==> inputs of raven <==
==> flow/design.v <==
module alu(OPA, OPB, CIN,INP_VALID, CLK, RST, CMD, CE, MODE, COUT, OFLOW, RES, G, E, L, ERR);
    input ['d8-1:0] OPA, OPB;
    input CLK, RST, CE, MODE, CIN;
    input [1:0] INP_VALID;
    input ['d4-1:0] CMD;
    output reg ['d16-1:0] RES;
    output reg COUT;
    output reg OFLOW;
    output reg G;
    output reg E;
    output reg L;
    output reg ERR;
    reg ['d16-1:0] RES_next;
    reg COUT_next, OFLOW_next, G_next, E_next, L_next, ERR_next;
    reg ['d16-1:0] res_t;
    reg cout_t, oflow_t, g_t, e_t, l_t, err_t;
    always @(posedge CLK or posedge RST) begin
        if (RST) begin
            RES <= {'d16{1'b0}};
            COUT <= 1'b0;
            OFLOW <= 1'b0;
            G <= 1'b0;
            E <= 1'b0;
            L <= 1'b0;
            ERR <= 1'b0;
        end
        else begin
                RES <= RES_next;
                COUT <= COUT_next;
                OFLOW <= OFLOW_next;
                G <= G_next;
                E <= E_next;
                L <= L_next;
                ERR <= ERR_next;
        end
    end
    always @(posedge CLK) begin
        res_t = {'d16{1'b0}};
        cout_t = 1'b0;
        oflow_t = 1'b0;
        g_t = 1'b0;
        e_t = 1'b0;
        l_t = 1'b0;
        err_t = 1'b0;
        if (CE) begin
            if (MODE) begin
                case (CMD)
                   'd0: begin
                        if (INP_VALID == 'b11) begin
                            res_t = OPA+ OPB;
                            cout_t = res_t[8]; 
                        end
                   end
                   'd1: begin
                        if (INP_VALID == 'b11) begin
                            oflow_t = (OPA < OPB);
                            res_t = OPA - OPB;
                        end
                   end
                   'd2: begin
                        if (INP_VALID == 'b11) begin
                            res_t = OPA + OPB + CIN;
                            cout_t = res_t[8];
                        end
                   end
                   'd3: begin
                        if (INP_VALID == 'b11) begin
                            oflow_t = (OPA < (OPB + CIN));
                            res_t = OPA - OPB - CIN;
                        end
                   end
                   'd4:  begin
                        if (INP_VALID[0] == 'b1) begin
                            res_t = OPA + 1;
                        end
                   end
                   'd5: begin
                        if (INP_VALID[0] == 'b1) begin
                            res_t = OPA - 1;
                            if (OPA == {'d8{1'b0}}) oflow_t = 1;
                        end
                   end
                   'd6: begin
                        if (INP_VALID[1] == 'b1) begin
                            res_t = OPB + 1;
                        end
                   end
                   'd7: begin
                        if (INP_VALID[1] == 'b1) begin
                            res_t = OPB - 1;
                            if (OPB == {'d8{1'b0}}) oflow_t = 1;
                        end
                   end
                   'd8: begin
                        if (INP_VALID == 'b11) begin
                            if (OPA == OPB) begin
                                e_t = 1'b1;
                                g_t = 1'b0;
                                l_t = 1'b0;
                            end
                            else if (OPA > OPB) begin
                                e_t = 1'b0;
                                g_t = 1'b1;
                                l_t = 1'b0;
                            end
                            else begin
                                e_t = 1'b0;
                                g_t = 1'b0;
                                l_t = 1'b1;
                            end
                        end
                   end
                   'd9: begin
                        if (INP_VALID == 'b11) begin
                            res_t = (OPA + 1) * (OPB + 1);
                        end
                   end
                   'd10: begin
                        if (INP_VALID == 'b11) begin
                            res_t = (OPA << 1) * (OPB);
                        end
                   end
                   'd11: begin
                        if (INP_VALID == 'b11) begin
                            res_t = $signed(OPA) + $signed(OPB);
                            oflow_t =((OPA[7] == OPB[7]) && (res_t[7] != OPA[7]));
                            cout_t = res_t[8];
                            if ($signed(res_t) < 0) l_t = 1'b1;
                            else if ($signed(res_t) > 0) g_t = 1'b1;
                            else e_t = 1'b1;
                        end
                   end
                   'd12: begin
                        if (INP_VALID == 'b11) begin
                            res_t = $signed(OPA) - $signed(OPB);
                            oflow_t = ((OPA[7] != OPB[7]) && (res_t[7] != OPA[7]));
                            cout_t = res_t[8];
                            if ($signed(res_t) < 0) l_t = 1'b1;
                            else if ($signed(res_t) > 0) g_t = 1'b1;
                            else e_t = 1'b1;
                        end
                   end
                   default:;
               endcase
            end
            else begin
                case (CMD)
                    'd0:begin
                        if (INP_VALID == 'b11) res_t = {1'b0, OPA & OPB};
                    end
                    'd1:begin
                        if (INP_VALID == 'b11) res_t = {1'b0, ~(OPA & OPB)};
                    end
                    'd2:begin
                        if (INP_VALID == 'b11)res_t = {1'b0, OPA | OPB};
                    end
                    'd3:begin
                        if (INP_VALID == 'b11)res_t = {1'b0, ~(OPA | OPB)};
                    end
                    'd4:begin
                        if (INP_VALID == 'b11) res_t = {1'b0, OPA ^ OPB};
                    end
                    'd5:begin
                        if (INP_VALID == 'b11) res_t = {1'b0, ~(OPA ^ OPB)};
                    end
                    'd6:begin
                        if (INP_VALID[0] == 'b1)
                            res_t = ~OPA &{'d8 {1'b1}};
                    end
                    'd7:begin
                        if (INP_VALID[1] == 'b1)
                            res_t =  ~OPB&{'d8{1'b1}};
                    end
                    'd8:begin
                        if (INP_VALID[0] == 'b1)
                            res_t = (OPA >> 1) &{'d8{1'b1}} ;
                    end
                    'd9:begin
                        if (INP_VALID[0] == 'b1)
                            res_t = (OPA << 1)&{'d8{1'b1}};
                    end
                    'd10:begin
                        if (INP_VALID[1] == 'b1)
                            res_t = (OPB >> 1)&{'d8{1'b1}};
                    end
                    'd11:begin
                        if (INP_VALID[1] == 'b1)
                            res_t = (OPB << 1)&{'d8{1'b1}};
                    end
                    'd12:begin
                        if (INP_VALID == 'b11) begin
                            if (!(|OPB['d8-1:'d2+1])) begin
                                res_t = ((OPA <<  OPB['d2:0]) | (OPA >> ('d8 -  OPB['d2:0])))&{'d8{1'b1}};
                            end
                            else err_t = 1'b1;
                        end
                    end
                    'd13:begin
                        if (INP_VALID == 'b11) begin
                            if (!(|OPB['d8-1:'d2+1])) begin
                                res_t = ((OPA >> OPB['d2:0]) | (OPA << ('d8 - OPB['d2:0]))) &{'d8{1'b1}};
                            end
                            else err_t = 1'b1;
                        end
                    end
                    default: ;
                endcase
            end
            if(!(MODE == 1 && (CMD == 'd10 || CMD == 'd9 || CMD == 'd12 || CMD == 'd11)))
                res_t = res_t & {'d8{1'b1}};
        end
        RES_next <= res_t;
        COUT_next <= cout_t;
        OFLOW_next <= oflow_t;
        G_next <= g_t;
        E_next <= e_t;
        L_next <= l_t;
        ERR_next <= err_t;
    end
endmodule
==> flow/run.sh <==
#!/bin/bash
# the make line also repeats each setting of config.mk as NAME=value (left out here)
make -C /OpenROAD-flow-scripts/flow DESIGN_CONFIG=/design/flow/config.mk WORK_HOME=/design/flow/orfs CLKGATE_MAP_FILE= finish
==> flow/config.mk <==
export PLATFORM = sky130hd
export DESIGN_NAME = alu
export DESIGN_NICKNAME = alu
export VERILOG_FILES = /design/flow/design.v
export SDC_FILE = /design/flow/constraint.sdc
export NUM_CORES = 4
export LEC_CHECK = 0
export CAP_MARGIN = 20
export CORE_MARGIN = 2
export CORE_UTILIZATION = 71
export CTS_CLUSTER_DIAMETER = 29
export CTS_CLUSTER_SIZE = 37
export HOLD_SLACK_MARGIN = -0.09
export PLACE_DENSITY = 0.65
export SLEW_MARGIN = 20
==> flow/constraint.sdc <==
create_clock -name core_clock -period 5.71 [get_ports {CLK}]
set_input_delay 1.1420 -clock core_clock [delete_from_list [all_inputs] [get_ports {CLK}]]
set_output_delay 1.1420 -clock core_clock [all_outputs]
set_load 0.01 [all_outputs]
==> umber (differences from raven) <==
Settings changed: ABC_AREA from default to 1, CORE_UTILIZATION 71 to 72, CTS_CLUSTER_DIAMETER 29 to default, CTS_CLUSTER_SIZE 37 to default, HOLD_SLACK_MARGIN -0.09 to default, PLACE_DENSITY 0.65 to default, SETUP_SLACK_MARGIN from default to 0.28.
==> flow/constraint.sdc (replaced) <==
create_clock -name core_clock -period 3.45 [get_ports {CLK}]
set_input_delay 0.6900 -clock core_clock [delete_from_list [all_inputs] [get_ports {CLK}]]
set_output_delay 0.6900 -clock core_clock [all_outputs]
set_load 0.01 [all_outputs]
==> willow (differences from raven) <==
Settings changed: CTS_CLUSTER_DIAMETER 29 to 392, CTS_CLUSTER_SIZE 37 to 99, HOLD_SLACK_MARGIN -0.09 to 0.26, PLACE_DENSITY 0.65 to default, SETUP_SLACK_MARGIN from default to -0.75.
==> flow/constraint.sdc (replaced) <==
create_clock -name core_clock -period 8.0 [get_ports {CLK}]
set_input_delay 1.6000 -clock core_clock [delete_from_list [all_inputs] [get_ports {CLK}]]
set_output_delay 1.6000 -clock core_clock [all_outputs]
set_load 0.01 [all_outputs]
==> run_results.csv <==
group,metric,value,unit
yosys,netlist_instances,1652,
run_status,first-error,"[ERROR DPL-0033] detailed placement checks failed during check placement.",
yosys,library_cells_used_by_synthesis,55,
yosys,yosys.area_share.simple,32.1,%
yosys,synth.yosys.chip_area,0.0106,mm2
run_status,failed_stage,"clock tree synthesis (4_1_cts)",
placement,detailedPlacementHpwl,38.4,mm
run_status,status,"did not finish",
-- figures above: umber

==> run_results.csv <==
group,metric,value,unit
yosys,yosys.area_share.simple,19.6,%
yosys,netlist_instances,1281,
setup_path,cpMaxStageDelayCell,"sky130_fd_sc_hd__xnor2_1",
global_route,grtUsageMet3,19.1,%
run_status,status,"finished clean",
yosys,library_cells_used_by_synthesis,94,
placement,detailedPlacementHpwl,27.9,mm
yosys,synth.yosys.chip_area,0.0102,mm2
-- figures above: willow

==> run_results.csv <==
group,metric,value,unit
yosys,synth.yosys.chip_area,0.0102,mm2
run_status,first-error,"[ERROR GRT-0232] Routing congestion too high. Check the congestion heatmap in the GUI.",
run_status,status,"did not finish",
yosys,yosys.area_share.simple,19.6,%
run_status,failed_stage,"global routing (5_1_grt)",
-- figures above: raven

